== v48 ==
// PIEZO_reality_and_damedame
module PIEZO_reality_and_damedame(RESETN,CLK_1MHZ,A,T,SONG );
Size: roughly 1600 cells after synthesis, roughly 220 flip-flops, roughly 5 I/O pins, ~0.012 mm² of cells after synthesis.
clock: 4.33 ns
lec_check: 0
abc_area: 1
cap_margin: 20
core_margin: 3
core_utilization: 34
gpl_timing_driven: 0
min_routing_layer: met2
place_density_lb_addon: 0.18
setup_slack_margin: 0.02
slew_margin: 20
run.sh (not shown) runs the stock make flow with config.mk's settings and CLKGATE_MAP_FILE=.
Having completed the whole flow, v48 delivered a layout that passed the timing, design-rule and antenna checks.
Edits applied to the flow inputs when going from v48 to v6:
Settings: clearing GPL_TIMING_DRIVEN, which used to be 0; clearing MIN_ROUTING_LAYER, which used to be met2; swapping 34 for 40 in CORE_UTILIZATION; swapping 3 for 2 in CORE_MARGIN; clearing PLACE_DENSITY_LB_ADDON, which used to be 0.18; clearing SETUP_SLACK_MARGIN, which used to be 0.02; clearing ABC_AREA, which used to be 1; swapping 4.33 for 10.0 in the clock period (ns, I/O delays scaled along).
v6 finished every stage and its layout cleared the timing, design-rule and antenna checks. Looking at number of multi-input logic gates, v6 sits 182 below v48. Compared to v48, v6 has count of plain and timing-repair buffers 21 lower. Changes observed in v6 relative to v48: mux cell area share after synthesis went up 0.53 points, routed wire length went down, maximum vdd ir drop fell by about 60%, core utilization now sits higher. Taking v48 as the reference, in v6 worst hold slack went up 380 ps; pre-CTS setup slack has increased; area growth from synthesis to final layout went down.
The inputs of v30 differ from those of v6 as listed below.
Settings: CORE_UTILIZATION changed from 40 to 70; CTS_CLUSTER_SIZE newly set to 22; CTS_CLUSTER_DIAMETER newly set to 349; the clock period (ns, I/O delays scaled along) changed from 10.0 to 3.19.
Notes after the runs:
- Complete run, failing final checks: v30, reason negative setup slack.
- v6 finished all stages; the layout is clean.
- On relative area change from synthesis to final layout: between v6 and v30, it ends up lower for v6.
- In the tables for v6 and v30, count of non-CTS buffers in the layout reads lower with v6.
- Min met3 track demand over resource across v6 and v30: v6
- Top power group: clock -> v6, registers -> v30
Changes in v14 relative to v30:
Settings: swapping 70 for 18 in CORE_UTILIZATION; clearing CTS_CLUSTER_SIZE, which used to be 22; clearing CTS_CLUSTER_DIAMETER, which used to be 349; swapping 3.19 for 5.36 in the clock period (ns, I/O delays scaled along).
## What came out
Tally of clock buffers in the finished layout: lower on v30
Per the comparison of v14 with v30, area of the chip now larger; clock network fraction of total power now larger.
Worst hold slack: v14 higher than v30
Of v30 and v14, only v14 finishes the flow clean.
v30 -> stages 100% | layout checks FAIL | negative setup slack
Between v14 and v30, it is v14 whose global-route usage is lower, by 24 points.


## run A
PIEZO_reality_and_damedame again, from the RTL that the note above started with.
Settings: LEC_CHECK=0, CAP_MARGIN=20, CORE_ASPECT_RATIO=0.52, CORE_MARGIN=2, CORE_UTILIZATION=67, CTS_CLUSTER_DIAMETER=281, CTS_CLUSTER_SIZE=16, GPL_ROUTABILITY_DRIVEN=1, GPL_TIMING_DRIVEN=1, PLACE_DENSITY_LB_ADDON=0.06, SETUP_SLACK_MARGIN=-0.12, SLEW_MARGIN=20; clock period 3.35 ns.
Run A finished all stages; layout check result: FAIL, due to setup timing.
The following lists how run B was set up differently from run A:
==> flow/config.mk <==
export PLATFORM = sky130hd
export DESIGN_NAME = PIEZO_reality_and_damedame
export DESIGN_NICKNAME = PIEZO_reality_and_damedame
export VERILOG_FILES = /design/flow/design.v
export SDC_FILE = /design/flow/constraint.sdc
export NUM_CORES = 4
export LEC_CHECK = 0
export CAP_MARGIN = 20
export CORE_MARGIN = 2
export CORE_UTILIZATION = 72
export CTS_CLUSTER_SIZE = 32
export SLEW_MARGIN = 20
==> flow/constraint.sdc <==
create_clock -name core_clock -period 6.46 [get_ports {CLK_1MHZ}]
set_input_delay 1.2920 -clock core_clock [delete_from_list [all_inputs] [get_ports {CLK_1MHZ}]]
set_output_delay 1.2920 -clock core_clock [all_outputs]
set_load 0.01 [all_outputs]
## What came out
- Sequential portion of the cell area is higher on run B
- Measured against run B, the met3 wire length of run A comes out at 2.3 times the reference value.
- Looking at the reports, run B completed the entire flow and the layout it produced met the timing, design-rule and antenna checks.
- The lower routed wire length of run B and run A is in run B.
- Reported for run B and run A, maximum level of the CTS H-tree turned out identical to the last digit.
- From run A to run B the numbers moved as follows: area growth from synthesis to layout fell by 4.3 points; number of fill cells in the layout fell by 10%; met3 usage in global routing fell by 3.9 points; met1 routing resource usage after global routing fell by 11 points.
Changes in run C relative to run B:
--- a/flow/config.mk
+++ b/flow/config.mk
@@ -10,3 +10,3 @@
 export CORE_UTILIZATION = 72
-export CTS_CLUSTER_SIZE = 32
+export PLACE_DENSITY = 0.67
 export SLEW_MARGIN = 20
==> flow/constraint.sdc <==
create_clock -name core_clock -period 10.0 [get_ports {CLK_1MHZ}]
set_input_delay 2.0000 -clock core_clock [delete_from_list [all_inputs] [get_ports {CLK_1MHZ}]]
set_output_delay 2.0000 -clock core_clock [all_outputs]
set_load 0.01 [all_outputs]
Findings:
- Across both runs, wire length was lower for run C than for run B.
- Total power of run C is lower than that of run B.
- The final reports for run C and run B show largest driver fanout on the critical path lower in the former.
- Run C vs run B — actual transition at the worst max-transition pin rose 0.072 ns.
- Run B has higher post-route worst hold slack than run C.
Input-level comparison between run D and run C:
--- a/flow/config.mk
+++ b/flow/config.mk
@@ -9,4 +9,3 @@
 export CORE_MARGIN = 2
-export CORE_UTILIZATION = 72
-export PLACE_DENSITY = 0.67
+export CORE_UTILIZATION = 66
 export SLEW_MARGIN = 20
==> flow/constraint.sdc <==
create_clock -name core_clock -period 7.87 [get_ports {CLK_1MHZ}]
set_input_delay 1.5740 -clock core_clock [delete_from_list [all_inputs] [get_ports {CLK_1MHZ}]]
set_output_delay 1.5740 -clock core_clock [all_outputs]
set_load 0.01 [all_outputs]
### Flow results
- On hold slack, the lower figure sits with run C, not run D.
- Going from run C to run D, proportion of cell area spent on the clock network grows by 0.39 points.
- [compare] base=run C new=run D: final cell area excluding filler cells +about 0.44%, maximum vdd drop +56 uV.
- Cells: run D has more instances than run C
- Lower post-layout period usage of the worst path was reported by run C, not run D.
- Diff run C -> run D: clock network fraction of design power increased by 1.2 points relative to the old numbers; relative area change from synthesis to final layout increased by 0.48 points relative to the old numbers; worst setup slack decreased by 1.49 ns relative to the old numbers.
Input-level comparison between run E and run D:
--- a/flow/config.mk
+++ b/flow/config.mk
@@ -9,3 +9,4 @@
 export CORE_MARGIN = 2
-export CORE_UTILIZATION = 66
+export CORE_UTILIZATION = 44
+export CTS_CLUSTER_SIZE = 93
 export SLEW_MARGIN = 20
==> flow/constraint.sdc <==
create_clock -name core_clock -period 8.73 [get_ports {CLK_1MHZ}]
set_input_delay 1.7460 -clock core_clock [delete_from_list [all_inputs] [get_ports {CLK_1MHZ}]]
set_output_delay 1.7460 -clock core_clock [all_outputs]
set_load 0.01 [all_outputs]
- Number of vias in the routed layout improves in run E relative to run D.
- Compared to run D, run E shows a wider setup margin.
- Run E against run D: all-layer global routing usage fell 10 points; overall power after layout dropped about 5%; core utilization decreased by 24 points relative to the old numbers; total of clock buffers placed in the layout shows a reduction of 5.
- Run E ends up with higher register-to-register slack than run D does.
- Lower met1 track utilization from global routing among run E and run D: run E


Starting RTL as in the previous note.
Settings: LEC_CHECK=0, CAP_MARGIN=15, CORE_MARGIN=2, CORE_UTILIZATION=72, CTS_CLUSTER_DIAMETER=91, CTS_CLUSTER_SIZE=13, GPL_ROUTABILITY_DRIVEN=0, PLACE_DENSITY_LB_ADDON=0.14, SLEW_MARGIN=20; clock period 3.02 ns.
The baseline completed and failed the layout checks on setup timing.
Rerun with:
Settings changed: CAP_MARGIN 15 to 20, CTS_CLUSTER_DIAMETER 91 to unset, CTS_CLUSTER_SIZE 13 to unset, GPL_ROUTABILITY_DRIVEN 0 to unset, PLACE_DENSITY set to 0.66, PLACE_DENSITY_LB_ADDON 0.14 to unset.
Clock period 3.02 ns to 10.0 ns, I/O delays scaled along.
The changed run went through all stages and came out clean.
Sequential cell count is unchanged.
Wire length is lower by 37%.
Hold slack improved by 370 ps.
Critical path depth is lower by 7.
Cell count is lower by 8.4%.
Register-to-register slack improved by 6500 ps.
Final area is lower by 13%.
Area after synthesis is unchanged.
Core utilization is lower by 12 points.
Count of clock-buffer cells in the layout is lower by 6.
Die size stays the same.
Rerun with:
Settings changed: CORE_UTILIZATION 72 to 32, GPL_ROUTABILITY_DRIVEN set to 0, HOLD_SLACK_MARGIN set to 0.19, PLACE_DENSITY 0.66 to unset, PLACE_DENSITY_LB_ADDON set to 0.16, SLEW_MARGIN 20 to 5.
The changed run completed with no timing, DRC or antenna violations. Via count fell by 4.3%. Non-clock buffer count rose by 2. Core utilization fell by 43 points. First-iteration DRC count fell by 24%. Power rose by 12%.


Starting RTL as in the previous note.
clock: 3.59 ns
lec_check: 0
abc_area: 1
cap_margin: 0
core_aspect_ratio: 0.63
core_margin: 3
core_utilization: 19
cts_cluster_diameter: 27
cts_cluster_size: 52
gpl_routability_driven: 0
hold_slack_margin: 0.19
max_routing_layer: met4
place_density_lb_addon: 0.05
slew_margin: 5
Edit:
ABC_AREA = unset   (was 1)
CAP_MARGIN = 20   (was 0)
CORE_ASPECT_RATIO = unset   (was 0.63)
CORE_MARGIN = 2   (was 3)
CORE_UTILIZATION = 66   (was 19)
CTS_CLUSTER_DIAMETER = unset   (was 27)
CTS_CLUSTER_SIZE = 36   (was 52)
GPL_ROUTABILITY_DRIVEN = unset   (was 0)
HOLD_SLACK_MARGIN = unset   (was 0.19)
MAX_ROUTING_LAYER = unset   (was met4)
PLACE_DENSITY_LB_ADDON = unset   (was 0.05)
SLEW_MARGIN = 20   (was 5)
clock period = 4.03 ns   (was 3.59 ns; I/O delays follow)
=> The changed run passed the timing, design-rule and antenna checks; final cell count falls by about 40%; sequential power falls by about 11%; sequential share of layout area rises by 8.3 points; clock power falls by about 70%.
Power figures rest on the tool's default switching activity, not on a simulated workload.
